==> run F: inputs <==
==> flow/design.v <==
`timescale 1ns/1ns
module Controller(input clk, rst, start, compare, flag, output InitYin, InitW1, InitW2, InitB, InitFlag, InitAlpha, LdX1, LdX2, LdT, Select2, LdYin, LdFlag, LdAlphaT, LdW1, LdW2, LdB,ReadEn,Ready, output [1:0] Select1, Sel1, Sel2);
	reg initYin, initW1, initW2, initB, initFlag, initAlpha, ldX1, ldX2, ldT, select2, ldYin, ldFlag, ldAlphaT, ldW1, ldW2, ldB;
	reg [1:0] select1, sel1, sel2;
	reg [3:0] ns, ps;
	reg ldCnt, cntDown;
	reg readEn, ready;
	wire co;
	reg [7:0] Cout;
	always@(ps, start, co, compare, flag)begin
		ns = 4'b0;
		case(ps)
			4'b0000: begin
				ns = (start)? 4'b0001 : 4'b0000;
			  end
			4'b0001: begin
				ns = 4'b0010;
				end
			4'b0010: begin
				ns = 4'b0011;
				end
			4'b0011: begin
				ns = 4'b0100;
				end
			4'b0100: begin
				ns = 4'b0101;
				end
			4'b0101: begin
				ns = compare ? 4'b0110 : 4'b1010;
				end
			4'b0110: begin
				ns = 4'b0111;
				end
			4'b0111: begin
				ns = 4'b1000;
				end
			4'b1000: begin
				ns = 4'b1001;
				end
			4'b1001: begin
				ns = 4'b1010;
				end
			4'b1010: begin
				ns = (co == 0) ? 4'b0010 : 
				     (flag == 1) ? 4'b1011 : 
				     (flag == 0) ? 4'b0000 : 4'b1010;
				end
			4'b1011: begin
			  ns = 4'b0010;
			  end
			default: ns = 4'b0000;
		endcase
	end
	always@(ps)begin
		{initYin, initW1, initW2, initB, initFlag, ldCnt, initAlpha, ldX1, ldX2, ldT, cntDown, select2, ldYin, ldFlag, ldAlphaT, ldW1, ldW2, ldB} = 18'b0;
		readEn = 1'b0;
		ready = 1'b0;
		select1 = 2'b0;
		sel1 = 2'b0;
		sel2 = 2'b0;
		case(ps)
			4'b0000: begin
				ready = 1;
			  end
			4'b0001: begin
				initW1 = 1;
				initW2 = 1;
				initB = 1;
				initYin = 1;
				ldCnt = 1;
				initAlpha = 1;
				end
			4'b0010: begin
				ldX1 = 1;
				ldX2 = 1;
				ldT = 1;
				cntDown = 1;
				readEn = 1;
				end
			4'b0011: begin
				sel1 = 2'b00;
				sel2 = 2'b01;
				select1 = 2'b01;
				select2 = 1;
				ldYin = 1;
				end
			4'b0100: begin
				sel1 = 2'b01;
				sel2 = 2'b10;
				select1 = 2'b00;
				select2 = 1;
				ldYin = 1;
				end
			4'b0101: begin
				end
			4'b0110: begin
				sel1 = 2'b10;
				sel2 = 2'b0;
				ldAlphaT = 1;
				ldFlag = 1;
				end
			4'b0111: begin
				sel1 = 2'b11;
				sel2 = 2'b01;
				select2 = 1;
				select1 = 2'b10;
				ldW1 = 1;
				end
			4'b1000: begin
				sel1 = 2'b11;
				sel2 = 2'b10;
				select2 = 1;
				select1 = 2'b11;
				ldW2 = 1;
				end
			4'b1001: begin
				select2 = 0;
				select1 = 2'b01;
				ldB = 1;
				end
			4'b1010: begin
				end
			4'b1011: begin
			  ldCnt = 1;
			  initFlag = 1;
			  end
		endcase
	end
	always@(posedge clk,posedge rst)begin
		if(rst) ps <= 4'b0000;
		else ps <= ns;
	end
	always@(posedge clk, posedge rst)begin
	  if(rst)
	    Cout = 8'b11001000;
	  else begin
	    if(ldCnt) Cout <= 8'b11001000;
	    else if(cntDown) Cout <= Cout - 1;
	  end
  end
  assign co = ~|{Cout};
  assign InitYin = initYin;
  assign InitW1 = initW1;
  assign InitW2 = initW2;
  assign InitB = initB;
  assign InitFlag = initFlag;
  assign LdCnt = ldCnt;
  assign InitAlpha = initAlpha;
  assign LdX1 = ldX1;
  assign LdX2 = ldX2;
  assign LdT = ldT;
  assign CntDown = cntDown;
  assign Select1 = select1;
  assign Select2 = select2;
  assign LdYin = ldYin;
  assign LdFlag = ldFlag;
  assign LdAlphaT = ldAlphaT;
  assign LdW1 = ldW1;
  assign LdW2 = ldW2;
  assign LdB = ldB;
  assign Sel1 = sel1;
  assign Sel2 = sel2;
  assign ReadEn = readEn;
  assign Ready = ready;
endmodule
`timescale 1ns/1ns
module FlagReg(input clk,rst,loadData,initVal, output out);
  reg outData;
  assign out = outData;
  always@(posedge clk, posedge rst)begin
    if(rst) outData <= 1'b0;
    else
    begin
      if(initVal) outData <= 1'b0;
      else
    begin
    if (loadData) outData <= 1'b1;
    else outData <= outData;
    end
  end
  end
endmodule
`timescale 1ns/1ns
module Reg2bit(input clk,rst,loadData,initVal, input [1:0] inData, output[1:0] out);
  reg [1:0] outData;
  assign out = outData;
  always@(posedge clk, posedge rst)begin
    if(rst) outData <= 2'b0;
    else
    begin
      if(initVal) outData <= 2'b0;
      else
    begin
    if (loadData) outData <= inData;
    else outData <= outData;
    end
  end
  end
endmodule
`timescale 1ns/1ns
module Reg3bit(input clk,rst,loadData,initVal, input [2:0] inData, output[2:0] out);
  reg [2:0] outData;
  assign out = outData;
  always@(posedge clk, posedge rst)begin
    if(rst) outData <= 3'b0;
    else
    begin
      if(initVal) outData <= 3'b0;
      else
    begin
    if (loadData) outData <= inData;
    else outData <= outData;
    end
  end
  end
endmodule
`timescale 1ns/1ns
module Reg7bit(input clk,rst,loadData,initVal, input [6:0] inData, output[6:0] out);
  reg [6:0] outData;
  assign out = outData;
  always@(posedge clk, posedge rst)begin
    if(rst) outData <= 7'b0;
    else
    begin
      if(initVal) outData <= 7'b0;
      else
    begin
    if (loadData) outData <= inData;
    else outData <= outData;
    end
  end
  end
endmodule
`timescale 1ns/1ns
module Reg14bit(input clk,rst,loadData,initVal, input [13:0] inData, output[13:0] out);
  reg [13:0] outData;
  assign out = outData;
  always@(posedge clk, posedge rst)begin
    if(rst) outData <= 14'b0;
    else
    begin
      if(initVal) outData <= 14'b0;
      else
    begin
    if (loadData) outData <= inData;
    else outData <= outData;
    end
  end
  end
endmodule
`timescale 1ns/1ns
module Mux2to1(input select, input [13:0]in1,in2, output [13:0]MuxOut);
  assign MuxOut = ~select ? in1 : in2;
endmodule
`timescale 1ns/1ns
module Mux4to1(input [1:0]select, input [13:0]in1,in2,in3,in4, output [13:0]MuxOut);
  assign MuxOut = select==2'b00 ? in1 :
          select==2'b01 ? in2 :
          select==2'b10 ? in3 :
          select==2'b11 ? in4 : 14'bz;
endmodule
`timescale 1ns/1ns
module adder( input [13:0] op1, op2, output [13:0] result );
  assign result = op1 + op2;
endmodule
`timescale 1ns/1ns
module multiplier( input [13:0] op1, op2, output [13:0] result );
  wire [27:0] w;
  wire signed [13:0] operand1,operand2;
  assign operand1 = op1;
  assign operand2 = op2;
  assign w = operand1 * operand2;
  assign result = w[21:8];
endmodule
`timescale 1ns/1ns
module DataPath(input clk,rst, input [6:0] x1Data,x2Data, input [1:0] tData, input InitYin, InitW1, InitW2, InitB, InitFlag, InitAlpha, LdX1, LdX2, LdT, Select2, LdYin, LdFlag, LdAlphaT, LdW1, LdW2, LdB, input [1:0]  Select1, Sel1, Sel2, output compare, flag, output[1:0] signYin, output[13:0] w1,w2,b,Yin);
  wire [6:0] x1,x2;
  wire [1:0] t;
  wire [2:0] alpha,alphaT;
  wire [13:0] AddOut,MultOut,MultOp1,MultOp2,AddOp1,AddOp2;
  wire [13:0] castedT,castedAlphaT,castedAlpha,castedX1,castedX2;
  assign castedT = t[1] ? {4'b1111, t, 8'b0}: {4'b0, t, 8'b0};
  assign castedAlphaT = alphaT[2] ? {5'b11111, alphaT, 6'b0}: {5'b0, alphaT, 6'b0};
  assign castedAlpha = alpha[2] ? {5'b11111, alpha, 6'b0}: {5'b0, alpha, 6'b0};
  assign castedX1 = x1[6] ? {3'b111, x1, 4'b0}: {3'b0, x1, 4'b0};
  assign castedX2 = x2[6] ? {3'b111, x2, 4'b0}: {3'b0, x2, 4'b0};
  FlagReg FLAG(clk,rst,LdFlag,InitFlag, flag);
  Reg2bit T(clk,rst,LdT,1'b0,tData,t);
  Reg3bit ALPHA(clk,rst,InitAlpha,1'b0,3'b011, alpha);
  Reg3bit ALPHAT(clk,rst,LdAlphaT,1'b0,MultOut[8:6], alphaT);
  Reg7bit X1(clk,rst,LdX1,1'b0,x1Data, x1);
  Reg7bit X2(clk,rst,LdX2,1'b0,x2Data, x2);
  Reg14bit W1(clk,rst,LdW1,InitW1,AddOut, w1);
  Reg14bit W2(clk,rst,LdW2,InitW2,AddOut, w2);
  Reg14bit B (clk,rst,LdB,InitB,AddOut, b);
  Reg14bit YIN (clk,rst,LdYin,InitYin,AddOut, Yin);
  Mux4to1 MULTOP1(Sel1,w1,w2,castedT,castedAlphaT, MultOp1);
  Mux4to1 MULTOP2(Sel2,castedAlpha,castedX1,castedX2,14'b0, MultOp2);
  Mux4to1 ADDOP1(Select1,Yin,b,w1,w2, AddOp1);
  Mux2to1 ADDOP2(Select2,castedAlphaT,MultOut, AddOp2);
  multiplier MULTIPLIER(MultOp1,MultOp2, MultOut);
  adder ADDER(AddOp1,AddOp2, AddOut);
  assign compare = (Yin == 14'b0) ? 1 : (Yin[13] ^ t[1]);
  assign signYin = Yin[13] ? 2'b11 : 2'b01;  
endmodule
`timescale 1ns/1ns
module LearningMachine(input clk,rst, start, input [6:0] x1Data,x2Data, input [1:0] tData, output[1:0] signYin, output[13:0] w1,w2,b,Yin,output ReadEn, Ready);
  wire [1:0]Select1, Sel1, Sel2;
  wire  flag, InitYin, InitW1, InitW2, InitB, InitFlag, InitAlpha, LdX1, LdX2, LdT, Select2, LdYin, LdFlag, LdAlphaT, LdW1, LdW2, LdB;
  Controller controller(clk, rst, start, compare, flag, InitYin, InitW1, InitW2, InitB, InitFlag, InitAlpha, LdX1, LdX2, LdT, Select2, LdYin, LdFlag, LdAlphaT, LdW1, LdW2, LdB, ReadEn, Ready, Select1, Sel1, Sel2);
  DataPath datapath(clk,rst, x1Data,x2Data, tData, InitYin, InitW1, InitW2, InitB, InitFlag, InitAlpha, LdX1, LdX2, LdT, Select2, LdYin, LdFlag, LdAlphaT, LdW1, LdW2, LdB, Select1, Sel1, Sel2, compare, flag, signYin, w1,w2,b,Yin);
endmodule
==> flow/run.sh <==
#!/bin/bash
# the make line also repeats each setting of config.mk as NAME=value (left out here)
make -C /OpenROAD-flow-scripts/flow DESIGN_CONFIG=/design/flow/config.mk WORK_HOME=/design/flow/orfs CLKGATE_MAP_FILE= finish
==> flow/config.mk <==
export PLATFORM = sky130hd
export DESIGN_NAME = LearningMachine
export DESIGN_NICKNAME = LearningMachine
export VERILOG_FILES = /design/flow/design.v
export SDC_FILE = /design/flow/constraint.sdc
export NUM_CORES = 4
export LEC_CHECK = 0
export ABC_AREA = 1
export CAP_MARGIN = 10
export CORE_MARGIN = 2
export CORE_UTILIZATION = 72
export CTS_CLUSTER_DIAMETER = 356
export CTS_CLUSTER_SIZE = 34
export GPL_TIMING_DRIVEN = 1
export MAX_ROUTING_LAYER = met4
export MIN_ROUTING_LAYER = met1
export PLACE_DENSITY = 0.36
export SETUP_SLACK_MARGIN = 0.9
export SLEW_MARGIN = 20
==> flow/constraint.sdc <==
create_clock -name core_clock -period 7.81 [get_ports {clk}]
set_input_delay 1.5620 -clock core_clock [delete_from_list [all_inputs] [get_ports {clk}]]
set_output_delay 1.5620 -clock core_clock [all_outputs]
set_load 0.01 [all_outputs]
==> run K: changes against run F <==
Settings changed: CTS_CLUSTER_DIAMETER 356 to 26, PLACE_DENSITY 0.36 to 0.75, SETUP_SLACK_MARGIN 0.9 to unset.
==> run summary <==
Physical implementation status

The count of sequential standard cells stands at approximately 89. Yosys mapped the design onto ~45 distinct sky130hd cell types. The reasons given for failing layout checks are negative setup slack. STA on the placed design reports a worst setup slack of -0.198 ns. The global routing report lists met1 layer usage as a little over half. The last timing report of the flow puts the setup violation total at 8.

The placed cell count stands at 1,441. Across all setup checks in the final design, the least slack found is -0.105 ns. Antenna repair during routing inserted a diode count of 0. Global routing used 64.0% of the available met2 tracks.

Global routing consumed, over all layers together, 41.4% of the routing resources. Detailed placement ended at an HPWL of ~21,000 um. At the end of routability-driven placement, the weighted congestion stood at just over 1.

The floorplan step defined a core boundary enclosing about 13,000 um2. The routing usage on met3 stands at 8.08%. The flow ran to the end, but the layout failed its checks.

The count of instances resized after the clock tree is built stands at 13. The final global-route overflow total stands at 0.
Source of the figures above: run K

==> run summary <==
Implementation progress

The run stopped with a tool error. Progress stopped at 5_1_grt. The tool reported: "[ERROR GRT-0232] Routing congestion too high. Check the congestion heatmap in the GUI".

For this run, the total global-route usage over all layers was measured as a little over four fifths. The routing usage on met3 stands at 71.2%. The area of the core stands at roughly 13,000 um2. The met2 layer usage reported by global route stands at 95.9%. The area share of the largest cell type after synthesis stands at between 20% and 30%. The met1 demand-to-capacity share in global routing stands at 81.5%.

The report lists the number of cells resized after CTS as between 70 and 80. Prior to clock tree synthesis, the placed netlist has a worst setup slack of -0.106 ns. Summing the areas of all compound-gate instances in the mapped netlist gives a little under an eighth of the synthesized area. The number of clock buffers added by TritonCTS is 9. The final weighted congestion recorded by global placement is about 1.0. The number of distinct library cells after synthesis stands at 45.
Source of the figures above: run F

